## lane 1
## systolic_top
module systolic_top (
    input  logic         i_clk,
    input  logic         i_nrst,
    input  logic         i_reg_clear,
    input  logic         i_pe_en,
    input  logic         i_psum_out_en,
    input  logic [1:0]   i_mode,
    input  logic [63:0]  i_ifmap,    
    input  logic [7:0]   i_weight,
    output logic [127:0] o_ofmap     
);
    systolic_array #(
        .DATA_WIDTH(8),
        .WIDTH(1),
        .HEIGHT(8)
    ) systolic_array_inst (
        .i_clk(i_clk),
        .i_nrst(i_nrst),
        .i_mode(i_mode),
        .i_reg_clear(i_reg_clear),
        .i_pe_en(i_pe_en),
        .i_psum_out_en(i_psum_out_en),
        .i_ifmap(i_ifmap),
        .i_weight(i_weight),
        .o_ofmap(o_ofmap)
    );
endmodule
Size: about 310 flip-flops.
==> flow/config.mk <==
export PLATFORM = sky130hd
export DESIGN_NAME = systolic_top
export DESIGN_NICKNAME = systolic_top
export VERILOG_FILES = /design/flow/design.v
export SDC_FILE = /design/flow/constraint.sdc
export NUM_CORES = 4
export LEC_CHECK = 0
export ABC_AREA = 1
export CAP_MARGIN = 35
export CELL_PAD_IN_SITES_DETAIL_PLACEMENT = 0
export CORE_MARGIN = 2
export CORE_UTILIZATION = 21
export CTS_CLUSTER_DIAMETER = 77
export CTS_CLUSTER_SIZE = 48
export MAX_ROUTING_LAYER = met4
export MIN_ROUTING_LAYER = met2
export PLACE_DENSITY_LB_ADDON = 0.18
export SLEW_MARGIN = 20
export TNS_END_PERCENT = 65
==> flow/constraint.sdc <==
create_clock -name core_clock -period 10.0 [get_ports {i_clk}]
set_input_delay 2.0000 -clock core_clock [delete_from_list [all_inputs] [get_ports {i_clk}]]
set_output_delay 2.0000 -clock core_clock [all_outputs]
set_load 0.01 [all_outputs]
run.sh (not shown) runs the stock make flow with config.mk's settings and CLKGATE_MAP_FILE=.
### lane 1 -> lane 2
- changing CORE_MARGIN from 2 to 3
- changing CTS_CLUSTER_SIZE from 48 to 72
- changing MIN_ROUTING_LAYER from met2 to met1
- changing PLACE_DENSITY_LB_ADDON from 0.18 to 0.21
- setting GPL_ROUTABILITY_DRIVEN to 1 for the first time
- changing CORE_UTILIZATION from 21 to 38
## What came out
The initial standard-cell utilization of the core in lane 2 sits 17 points above the value recorded for lane 1.
Looking at overall routed net length across both flows, lane 2 is the stronger of the two, with lane 1 trailing.
Layer with the highest usage: met2 -> lane 2, met3 -> lane 1
Worst relative slew slack on lane 2 is ahead of lane 1.
Layout clock buffer count went down by more than a quarter going from lane 1 to lane 2.
Compared with lane 1, in lane 2 depth of the CTS H-tree shrank by 1, synthesized cell count closely matched the old numbers, initial antenna violation count increased 4.
For lane 3, these inputs were changed with respect to lane 2:
- clearing CTS_CLUSTER_DIAMETER, which used to be 77
- swapping 35 for 20 in CAP_MARGIN
- clearing ABC_AREA, which used to be 1
- clearing CTS_CLUSTER_SIZE, which used to be 72
- swapping 65 for 95 in TNS_END_PERCENT
- clearing CELL_PAD_IN_SITES_DETAIL_PLACEMENT, which used to be 0
- swapping 38 for 40 in CORE_UTILIZATION
- clearing MIN_ROUTING_LAYER, which used to be met1
- swapping 3 for 2 in CORE_MARGIN
- clearing MAX_ROUTING_LAYER, which used to be met4
- clearing PLACE_DENSITY_LB_ADDON, which used to be 0.21
- clearing GPL_ROUTABILITY_DRIVEN, which used to be 1
- swapping 20 for 0 in SLEW_MARGIN
## What came out
- Lane 3 went all the way through synthesis, placement and routing and the layout is clean on timing, DRC and antenna.
- Going from lane 2 to lane 3, vertical extent of the die shows a reduction of 5.6%; peak supply drop shrank by about 30%; via count down about 17%; number of cells on the worst hold path shrank by 1; combinational cell fraction of total power went down 5.7 points.
- Relative to lane 2, the final cell area reported for lane 3 is lower.
Edits applied to the flow inputs when going from lane 3 to lane 4:
- TNS_END_PERCENT no longer set, was 95
- SLEW_MARGIN now 20, was 0
==> results <==
Compared with lane 3, in lane 4 sum of met3 wire segment lengths after detailed routing saw little to no change, mapped cell area has remained practically unchanged.
Reported for lane 4 and lane 3, highest clock rate turned out identical to the last digit.
What lane 5 does differently from lane 4 at the input level:
- CORE_UTILIZATION: 40 -> 57
- CTS_CLUSTER_SIZE: unset -> 99
- the clock period (ns, I/O delays scaled along): 10.0 -> 5.51
[summary]
Lane 5 finished every stage; the final checks, however, were not passed, the failures being negative setup slack.
Lane 5 vs. lane 4: clock power +78%; largest driver fanout on the critical path went down by 32; final-layout worst hold slack shows no meaningful change; count of cells resized by post-cts repair grew by 500.
Looking at worst setup path startpoint, the i_mode[1] result is from lane 5; the i_mode[0] one comes from lane 4.

systolic_top again, from the RTL that the note above started with.
clock: 5.95 ns
lec_check: 0
cap_margin: 10
cell_pad_in_sites_detail_placement: 0
cell_pad_in_sites_global_placement: 0
core_margin: 2
core_utilization: 72
cts_cluster_diameter: 88
cts_cluster_size: 17
gpl_routability_driven: 0
gpl_timing_driven: 1
max_routing_layer: met4
place_density_lb_addon: 0.01
slew_margin: 20
The starting point died in 4_1_cts.
Then changed:
--- a/flow/config.mk
+++ b/flow/config.mk
@@ -8 +8 @@
-export CAP_MARGIN = 10
+export CAP_MARGIN = 20
@@ -13 +12,0 @@
-export CTS_CLUSTER_DIAMETER = 88
@@ -15 +13,0 @@
-export GPL_ROUTABILITY_DRIVEN = 0
@@ -18 +16 @@
-export PLACE_DENSITY_LB_ADDON = 0.01
+export PLACE_DENSITY = 0.66
After rerunning:
- The new run ended with an error in 4_1_cts (DPL-0038)
- synthesized area does not change
- die size is unchanged
- synthesized cell count does not change
Then changed:
==> flow/config.mk (replaced) <==
export PLATFORM = sky130hd
export DESIGN_NAME = systolic_top
export DESIGN_NICKNAME = systolic_top
export VERILOG_FILES = /design/flow/design.v
export SDC_FILE = /design/flow/constraint.sdc
export NUM_CORES = 4
export LEC_CHECK = 0
export CAP_MARGIN = 20
export CORE_MARGIN = 2
export CORE_UTILIZATION = 61
export SLEW_MARGIN = 20
==> flow/constraint.sdc (replaced) <==
create_clock -name core_clock -period 7.79 [get_ports {i_clk}]
set_input_delay 1.5580 -clock core_clock [delete_from_list [all_inputs] [get_ports {i_clk}]]
set_output_delay 1.5580 -clock core_clock [all_outputs]
set_load 0.01 [all_outputs]
Result: With this change the flow completed and failed the layout checks on setup timing. Synthesized area does not change. Die area rose by 18%. Synthesized cell count stays the same.
Then changed:
--- a/flow/config.mk
+++ b/flow/config.mk
@@ -10 +10 @@
-export CORE_UTILIZATION = 61
+export CORE_UTILIZATION = 23
==> flow/constraint.sdc (replaced) <==
create_clock -name core_clock -period 9.65 [get_ports {i_clk}]
set_input_delay 1.9300 -clock core_clock [delete_from_list [all_inputs] [get_ports {i_clk}]]
set_output_delay 1.9300 -clock core_clock [all_outputs]
set_load 0.01 [all_outputs]
With this change the flow finished with timing, DRC and antenna clean.
Wire length is lower by a few percent.
Clock power is lower by roughly a tenth.
Setup slack gains 700 ps.
Count of clock-buffer cells in the layout is higher by 3.
Register-to-register slack gets better by 1600 ps.
Power is estimated from default activity; no workload was simulated.
